== run 1 ==
==> flow/design.v <==
`timescale 1 ns / 100 ps
module sign_ext_16_32(d, q);
	input [15:0] d;
	output [31:0] q;
	assign q = { {16{d[15]}}, d};
endmodule
`timescale 1ns/1ps
module alu(alucont, rd1, rd2, res, zero);
	input [3:0] alucont;
	input [31:0] rd1;
	input [31:0] rd2;
	output reg [31:0] res;
	output wire zero;
	localparam AND 	= 4'b0000;
	localparam OR 	= 4'b0001;
	localparam ADD 	= 4'b0010;
	localparam SUB 	= 4'b0110;
	localparam SLT 	= 4'b0111;
	localparam NOR 	= 4'b1100;
	always @(*) begin
		case(alucont)
			AND		: begin
				res = rd1 & rd2;
			end
			OR 		: begin
				res = rd1 | rd2;
			end
			ADD 	: begin
				res = rd1 + rd2;
			end
			SUB 	: begin
				res = rd1 - rd2;
			end
			SLT 	: begin
				res = (rd1 < rd2) ? 1 : 0;
			end
			NOR 	: begin
				res = ~(rd1 | rd2);
			end
			default	: begin
				res = 32'b0;
			end
		endcase
	end
	assign zero = ~(|res);
endmodule
`timescale 1ns/1ns
module register_file(clk, ra1, ra2, wa, wd, rd1, rd2, regwrite);
	input clk;
	input [4:0] ra1;
	input [4:0] ra2;
	input [4:0] wa;
	input [31:0] wd;
	output reg [31:0] rd1;
	output reg [31:0] rd2;
	input regwrite;
	reg [31:0] memory [1:31];
	always @(*) begin
		rd1 = (ra1 == 5'd0) ? 32'b0 : memory[ra1];
		rd2 = (ra2 == 5'd0) ? 32'b0 : memory[ra2];
	end
	always @(posedge clk) begin
		if(regwrite && (wa != 5'd0))
			memory[wa] <= wd;	
	end
endmodule
`timescale 1ns/1ns
module single_cycle_mips_32(clk, rst, imem_addr, imem_rdata, dmem_addr,
	dmem_wdata, dmem_we, dmem_rdata);
	input clk;
	input rst;
	output [31:0] imem_addr;
	input [31:0] imem_rdata;
	output [31:0] dmem_addr;
	output [31:0] dmem_wdata;
	output dmem_we;
	input [31:0] dmem_rdata;
	localparam R_TYPE 		= 6'b000000;
	localparam LOAD_WORD 	= 6'b100011;
	localparam STORE_WORD 	= 6'b101011;
	localparam BRANCH_EQ	= 6'b000100;
	localparam JUMP 		= 6'b000010;
	reg RegDst;
	reg Branch;
	reg MemRead;
	reg MemToReg;
	reg [1:0] AluOP;
	reg MemWrite;
	reg ALUSrc;
	reg RegWrite;
	reg Jump;
	wire [31:0] instruction;
	always @(*) begin
		case(instruction[31:26])
			R_TYPE 	: begin
				RegDst <= 1'b1;
				ALUSrc <= 1'b0;
				MemToReg <= 1'b0;
				RegWrite <= 1'b1;
				MemRead <= 1'b0;
				MemWrite <= 1'b0;
				Branch <= 1'b0;
				AluOP <= 2'b10;
				Jump <= 1'b0;
			end
			LOAD_WORD 	: begin
				RegDst <= 1'b0;
				ALUSrc <= 1'b1;
				MemToReg <= 1'b1;
				RegWrite <= 1'b1;
				MemRead <= 1'b1;
				MemWrite <= 1'b0;
				Branch <= 1'b0;
				AluOP <= 2'b00;
				Jump <= 1'b0;
			end
			STORE_WORD 	: begin
				RegDst <= 1'b0;
				ALUSrc <= 1'b1;
				MemToReg <= 1'b0;
				RegWrite <= 1'b0;
				MemRead <= 1'b0;
				MemWrite <= 1'b1; 
				Branch <= 1'b0;
				AluOP <= 2'b00;
				Jump <= 1'b0;
			end
			BRANCH_EQ 	: begin
				RegDst <= 1'b0;
				ALUSrc <= 1'b0;
				MemToReg <= 1'b0;
				RegWrite <= 1'b0;
				MemRead <= 1'b0;
				MemWrite <= 1'b0;
				Branch = 1'b1;
				AluOP <= 2'b01;
				Jump <= 1'b0;
			end
			JUMP 	: begin
				RegDst <= 1'b0;
				ALUSrc <= 1'b0;
				MemToReg <= 1'b0;
				RegWrite <= 1'b0;
				MemRead <= 1'b0;
				MemWrite <= 1'b0;
				Branch = 1'b0;
				AluOP <= 2'b00;
				Jump <= 1'b1;
			end
			default begin
				RegDst <= 1'b0;
				ALUSrc <= 1'b0;
				MemToReg <= 1'b0;
				RegWrite <= 1'b0;
				MemRead <= 1'b0;
				MemWrite <= 1'b0;
				Branch = 1'b0;
				AluOP <= 2'b00;
				Jump <= 1'b0;
			end
		endcase
	end
	wire [31:0] next_instruction;
	reg [31:0] program_counter;
	always @(posedge clk or posedge rst) begin
		if (rst) begin
			program_counter <= 32'b0;
		end
		else begin
			program_counter <= next_instruction;	
		end
	end
	wire [31:0] program_counter_plus_4;
	assign program_counter_plus_4 = program_counter + 4;
	assign imem_addr = program_counter;
	assign instruction = imem_rdata;
	wire [4:0] write_address;
	assign write_address = RegDst ? instruction[15:11] : instruction[20:16];
	wire [31:0] write_data;
	wire [31:0] read_data_1;
	wire [31:0] read_data_2;
	register_file reg_file(
		.clk(clk),
		.ra1(instruction[25:21]),
		.ra2(instruction[20:16]),
		.wa(write_address),
		.wd(write_data),
		.rd1(read_data_1),
		.rd2(read_data_2),
		.regwrite(RegWrite)
		);
	wire [31:0] sign_extended_immediate_16;
	sign_ext_16_32 sign_ext(
		.d(instruction[15:0]),
		.q(sign_extended_immediate_16)
		);
	reg [3:0] alu_control;
	localparam AND 	= 4'b0000;
	localparam OR 	= 4'b0001;
	localparam ADD 	= 4'b0010;
	localparam SUB 	= 4'b0110;
	localparam SLT 	= 4'b0111;
	localparam NOR 	= 4'b1100;
	wire [5:0] funct_control;
	assign funct_control = instruction[5:0];
	always @(*) begin
		if (~AluOP[1] && ~AluOP[0]) begin
			alu_control <= ADD;
		end
		else if (AluOP[0]) begin
			alu_control <= SUB;
		end
		else if(AluOP[1]) begin
			if(funct_control[3:0] == 4'b0000)
				alu_control <= ADD;
			else if(funct_control[3:0] == 4'b0010)
				alu_control <= SUB;
			else if(funct_control[3:0] == 4'b0100)
				alu_control <= AND;
			else if(funct_control[3:0] == 4'b0101)
				alu_control <= OR;
			else if(funct_control[3:0] == 4'b1010)
				alu_control <= SLT;
			else if(funct_control[3:0] == 4'b0111)
				alu_control <= NOR;
			else
				alu_control <= 4'b0000;
		end
		else
			alu_control <= 4'b0000;
	end
	wire [31:0] alu_input_1;
	wire [31:0] alu_input_2;
	wire [31:0] alu_result;
	wire alu_zero;
	assign alu_input_1 = read_data_1;
	assign alu_input_2 = ALUSrc ? sign_extended_immediate_16 : read_data_2;
	alu alu(
		.alucont(alu_control),
		.rd1(alu_input_1),
		.rd2(alu_input_2),
		.res(alu_result),
		.zero(alu_zero)
		);
	wire [31:0] address_calc;
	wire [31:0] immediate_shift_left_2;
	wire PCSrc;
	wire [31:0] pre_jump_inst;
	wire [31:0] jump_address;
	assign jump_address = {program_counter_plus_4[31:28], instruction[25:0], 2'b0};
	assign PCSrc = Branch & alu_zero;
	assign immediate_shift_left_2 = {sign_extended_immediate_16[29:0], 2'b0};
	assign address_calc = program_counter_plus_4 + immediate_shift_left_2;
	assign pre_jump_inst = PCSrc ? address_calc : program_counter_plus_4;
	assign next_instruction = Jump ? jump_address : pre_jump_inst;
	wire [31:0] data_mem_data;
	assign dmem_addr = alu_result;
	assign dmem_wdata = read_data_2;
	assign dmem_we = MemWrite;
	assign data_mem_data = dmem_rdata;
	assign write_data = MemToReg ? data_mem_data : alu_result;
endmodule
Settings: LEC_CHECK=0, CAP_MARGIN=20, CORE_MARGIN=2, CORE_UTILIZATION=65, CTS_CLUSTER_SIZE=55, PLACE_DENSITY_LB_ADDON=0.0, SLEW_MARGIN=20; clock period 6.33 ns.
run.sh (not shown) runs the stock make flow with config.mk's settings and CLKGATE_MAP_FILE=.
Status(run 1) = ERROR, stage = global routing
Inputs modified between run 1 and run 2:
- CORE_UTILIZATION changed from 65 to 40
- PLACE_DENSITY_LB_ADDON removed (was 0.0)
- CTS_CLUSTER_SIZE removed (was 55)
- the clock period (ns, I/O delays scaled along) changed from 6.33 to 12.0
--- outcome ---
- Run 2: PASS, flow complete, no timing, DRC or antenna violations
- Comparing run 1 against run 2, there is no change at all in hold-fix buffer count after cts.
- Run 2 vs run 1 — standard-cell row count rose 30.
- Relative to run 1, the number of placed instances, taps included of run 2 is higher by 0.97%.
- Re post-placement worst setup slack: run 1 was lower than run 2.
- Summary of run 2 over run 1: synthesized cell count about even, die boundary width rose 80 um.
- Number of gates resized after CTS: higher on run 1
- On run 2: placed cell area is about 7% lower than what run 1 gave.
- In run 2 relative to run 1, full die area had gone up by more than half.
- | cell count listed in synth_stat.txt | run 2 vs run 1 | ≈ equal |
- Relative to run 1, starting density of the core has gone down in run 2.
diff inputs: run 2 => run 3
- swapping 12.0 for 11.4 in the clock period (ns, I/O delays scaled along)
Results
- Comparing run 3 against run 2, there is no change at all in count of inserted tapcells.
- Run 3 ends up with a met1 global-route usage that is 0.49 points lower than in run 2.
- In terms of share of the final layout cell area in sequential cells, run 2 and run 3 differ only marginally.
- Between run 3 and run 2, the difference in share of the final layout cell area in multi-input gates is negligible.
- Per the comparison of run 3 with run 2, initial antenna violation count went down by 3; sum of routed wire length over all layers went up by about 2.3%; cell count was more or less identical; setup slack went down by 0.52 ns; setup slack at placement went down by 0.38 ns.
- Compared with run 2, run 3 degrades hold slack.
- Diff run 3 and run 2: total power consumption of the routed design lower in run 2
[inputs] run 4 vs run 3
- CORE_UTILIZATION: 40 -> 72
- SETUP_SLACK_MARGIN: unset -> -0.14
- CTS_CLUSTER_DIAMETER: unset -> 242
- the clock period (ns, I/O delays scaled along): 11.4 -> 3.44
==> comparison <==
- Among run 3 and run 4, the run that stopped before the end is run 4, and it is the only one.
- Run 4 did not run to completion, as it errored out during global routing.
- Last weighted congestion value of the routability-driven placer was higher in the run labelled run 4.
- The lower die size of run 3 and run 4 is in run 4.
- Looking at final HPWL from detailed placement across run 3 and run 4, the one that comes out lower is run 3.
- Run 4 -> run 3: maximum count of clock buffers along a single path delta 0, exact match
- From run 4 to run 3, post-synthesis cell area did not move at all.
- Comparing run 3 and run 4, the higher number of placement rows is on run 3.
- There was hardly any difference in port buffer count between run 3 and run 4.
- The run showing the greater post-cts repair resize count is run 4.


// single_cycle_mips_32: RTL as listed in full above, without the edits since
export LEC_CHECK = 0
export CAP_MARGIN = 20
export CORE_MARGIN = 2
export CORE_UTILIZATION = 72
export CTS_CLUSTER_DIAMETER = 390
export CTS_CLUSTER_SIZE = 93
export PLACE_DENSITY = 0.39
export SLEW_MARGIN = 20
export TNS_END_PERCENT = 5
create_clock -name core_clock -period 5.65 [get_ports {clk}]
The first run died in global routing.
==> next run, changes <==
CORE_UTILIZATION = 58   (was 72)
CTS_CLUSTER_DIAMETER = default   (was 390)
CTS_CLUSTER_SIZE = 46   (was 93)
PLACE_DENSITY = default   (was 0.39)
PLACE_DENSITY_LB_ADDON = 0.1   (was default)
SETUP_SLACK_MARGIN = 1.82   (was default)
TNS_END_PERCENT = default   (was 5)
clock period = 6.32 ns   (was 5.65 ns; I/O delays follow)
What happened: With this change the flow finished but failed the layout checks on setup timing; synthesized cell count stays the same; area after synthesis stays the same; die area went up by 24%.
==> next run, changes <==
CORE_UTILIZATION = 72   (was 58)
CTS_CLUSTER_DIAMETER = 258   (was default)
CTS_CLUSTER_SIZE = default   (was 46)
PLACE_DENSITY = 0.36   (was default)
PLACE_DENSITY_LB_ADDON = default   (was 0.1)
SETUP_SLACK_MARGIN = 1.28   (was 1.82)
clock period = 4.36 ns   (was 6.32 ns; I/O delays follow)
Outcome: With this change the flow ended with an error in global routing with GRT-0116. Synthesized area stays the same. Die area decreases by 19%. Synthesized cell count stays the same.
==> next run, changes <==
CORE_UTILIZATION = 65   (was 72)
CTS_CLUSTER_DIAMETER = default   (was 258)
CTS_CLUSTER_SIZE = 44   (was default)
PLACE_DENSITY = default   (was 0.36)
SETUP_SLACK_MARGIN = 1.77   (was 1.28)
clock period = 6.32 ns   (was 4.36 ns; I/O delays follow)
After rerunning: The new run ended with an error in global routing, error ODB-0269. Area after synthesis stays the same. Die size came out higher by roughly a tenth. Synthesized cell count is unchanged.
==> next run, changes <==
CAP_MARGIN = 0   (was 20)
CORE_UTILIZATION = 68   (was 65)
CTS_CLUSTER_DIAMETER = 347   (was default)
CTS_CLUSTER_SIZE = 45   (was 44)
SETUP_SLACK_MARGIN = -0.35   (was 1.77)
The changed run aborted during global routing with ODB-0269.
Synthesized area is unchanged.
Synthesized cell count does not change.
Die size decreases by 4.4%.
==> next run, changes <==
CAP_MARGIN = 20   (was 0)
CORE_UTILIZATION = 28   (was 68)
CTS_CLUSTER_DIAMETER = default   (was 347)
CTS_CLUSTER_SIZE = default   (was 45)
SETUP_SLACK_MARGIN = default   (was -0.35)
clock period = 13.3 ns   (was 6.32 ns; I/O delays follow)
Outcome: The changed run completed without violations; die size goes up by 140%; synthesized area stays the same; synthesized cell count is unchanged.


== v35 ==
Starts from the design.v that is shown in full above.
make LEC_CHECK=0 CAP_MARGIN=30 CELL_PAD_IN_SITES_GLOBAL_PLACEMENT=1 CORE_MARGIN=9 CORE_UTILIZATION=43 CTS_CLUSTER_SIZE=67 GPL_ROUTABILITY_DRIVEN=0 HOLD_SLACK_MARGIN=-0.09 MAX_ROUTING_LAYER=met4 SLEW_MARGIN=0 finish   # period 12.0 ns
v35: done, clean on timing, DRC and antenna
diff inputs: v35 => v29
- CORE_MARGIN: 9 -> 2
- GPL_ROUTABILITY_DRIVEN: 0 -> unset
- PLACE_DENSITY_LB_ADDON: unset -> 0.0
- CTS_CLUSTER_SIZE: 67 -> 52
- SLEW_MARGIN: 0 -> 20
- CORE_UTILIZATION: 43 -> 65
- HOLD_SLACK_MARGIN: -0.09 -> unset
- CAP_MARGIN: 30 -> 20
- CELL_PAD_IN_SITES_GLOBAL_PLACEMENT: 1 -> unset
- MAX_ROUTING_LAYER: met4 -> unset
- the clock period (ns, I/O delays scaled along): 12.0 -> 6.33
[summary]
- Having completed the whole flow, v35 delivered a layout that passed the timing, design-rule and antenna checks.
- As the logs show, v29 stopped at global routing (5_1_grt) after a tool error, so it never reached the end of the flow.
- v35 → v29: post-synthesis xor/xnor area fraction held; die size went down 38%.
- In v29, the floorplan-stage core utilization came out 23 points above the value in v35.
- From v35 to v29 the numbers moved as follows: post-cts repair resize count up 334; site row count down 25.
The following lists how v11 was set up differently from v29:
- CTS_CLUSTER_DIAMETER now 390, previously not set
- CORE_UTILIZATION now 72, was 65
- PLACE_DENSITY_LB_ADDON no longer set, was 0.0
- CTS_CLUSTER_SIZE now 93, was 52
- SETUP_SLACK_MARGIN now 1.39, previously not set
- PLACE_DENSITY now 0.39, previously not set
- the clock period (ns, I/O delays scaled along) now 5.65, was 6.33
--- outcome ---
Stage in which a tool error killed v11: global routing (5_1_grt).
[compare] base=v29 new=v11: post-detailed-placement half-perimeter wirelength grew by 11%; setup slack at placement now sits lower; die outline area now sits lower; number of buffers inserted to repair setup after CTS went up 35.
Of v11 and v29, v29 shows the lower effective utilization at floorplan, with v11 above it.
From v11 to v29, maximum clock path buffer count did not move at all.
Reported for v11 and v29, cell count listed in synth_stat.txt turned out identical to the last digit.
Here is what was changed in the inputs of v55 compared with v11.
- PLACE_DENSITY removed (was 0.39)
- PLACE_DENSITY_LB_ADDON newly set to 0.02
### Flow results
v55: it failed during global routing (5_1_grt), and the tool reported GRT-0232. Reported for v11 and v55, area of the mapped netlist turned out identical to the last digit. Against v11, global placer's final weighted congestion in v55 fell by a few percent. v55 and v11 ended up with roughly the same clock sink count. | xor and xnor area share after synthesis | v55 vs v11 | ≈ equal |.


the previous run:
RTL: the design.v shown in full above, as it stands there.
clock: 11.8 ns
lec_check: 0
abc_area: 0
cap_margin: 0
core_aspect_ratio: 0.66
core_margin: 10
core_utilization: 60
cts_cluster_diameter: 52
gpl_routability_driven: 0
place_density: 0.78
setup_slack_margin: 0.29
slew_margin: 20
tns_end_percent: 65
The previous run has completed all stages; timing, DRC and antenna checks passed.
#### Input delta (the current run over the previous run)
# the previous run
export LEC_CHECK = 0
export ABC_AREA = 0
export CAP_MARGIN = 0
export CORE_ASPECT_RATIO = 0.66
export CORE_MARGIN = 10
export CORE_UTILIZATION = 60
export CTS_CLUSTER_DIAMETER = 52
export GPL_ROUTABILITY_DRIVEN = 0
export PLACE_DENSITY = 0.78
export SETUP_SLACK_MARGIN = 0.29
export SLEW_MARGIN = 20
export TNS_END_PERCENT = 65
create_clock -name core_clock -period 11.8 [get_ports {clk}]
# the current run
export LEC_CHECK = 0
export CAP_MARGIN = 20
export CORE_MARGIN = 2
export CORE_UTILIZATION = 65
export CTS_CLUSTER_SIZE = 52
export SETUP_SLACK_MARGIN = 1.84
export SLEW_MARGIN = 20
create_clock -name core_clock -period 6.34 [get_ports {clk}]
Results
- What the previous run reported for chip width has to be multiplied by 0.75 to get the figure for the current run.
- In the floorplan summary, the current run is listed with a die area less than that of the previous run.
- Seen in the log of the current run: ODB-0269 during 5_1_grt, after which the run never completed.
- From the current run to the previous run, area after synthesis did not move at all.
- [the current run] effective utilization at floorplan rose 5.4 points relative to the previous run
- Going from the previous run to the current run, number of buffers added by the clock tree synthesis step up about 9%, number of buffers inserted to repair setup after CTS went up, height of the die shows an increase of 11%, pre-CTS setup slack -3.12 ns.
Power is estimated from default activity; no workload was simulated.
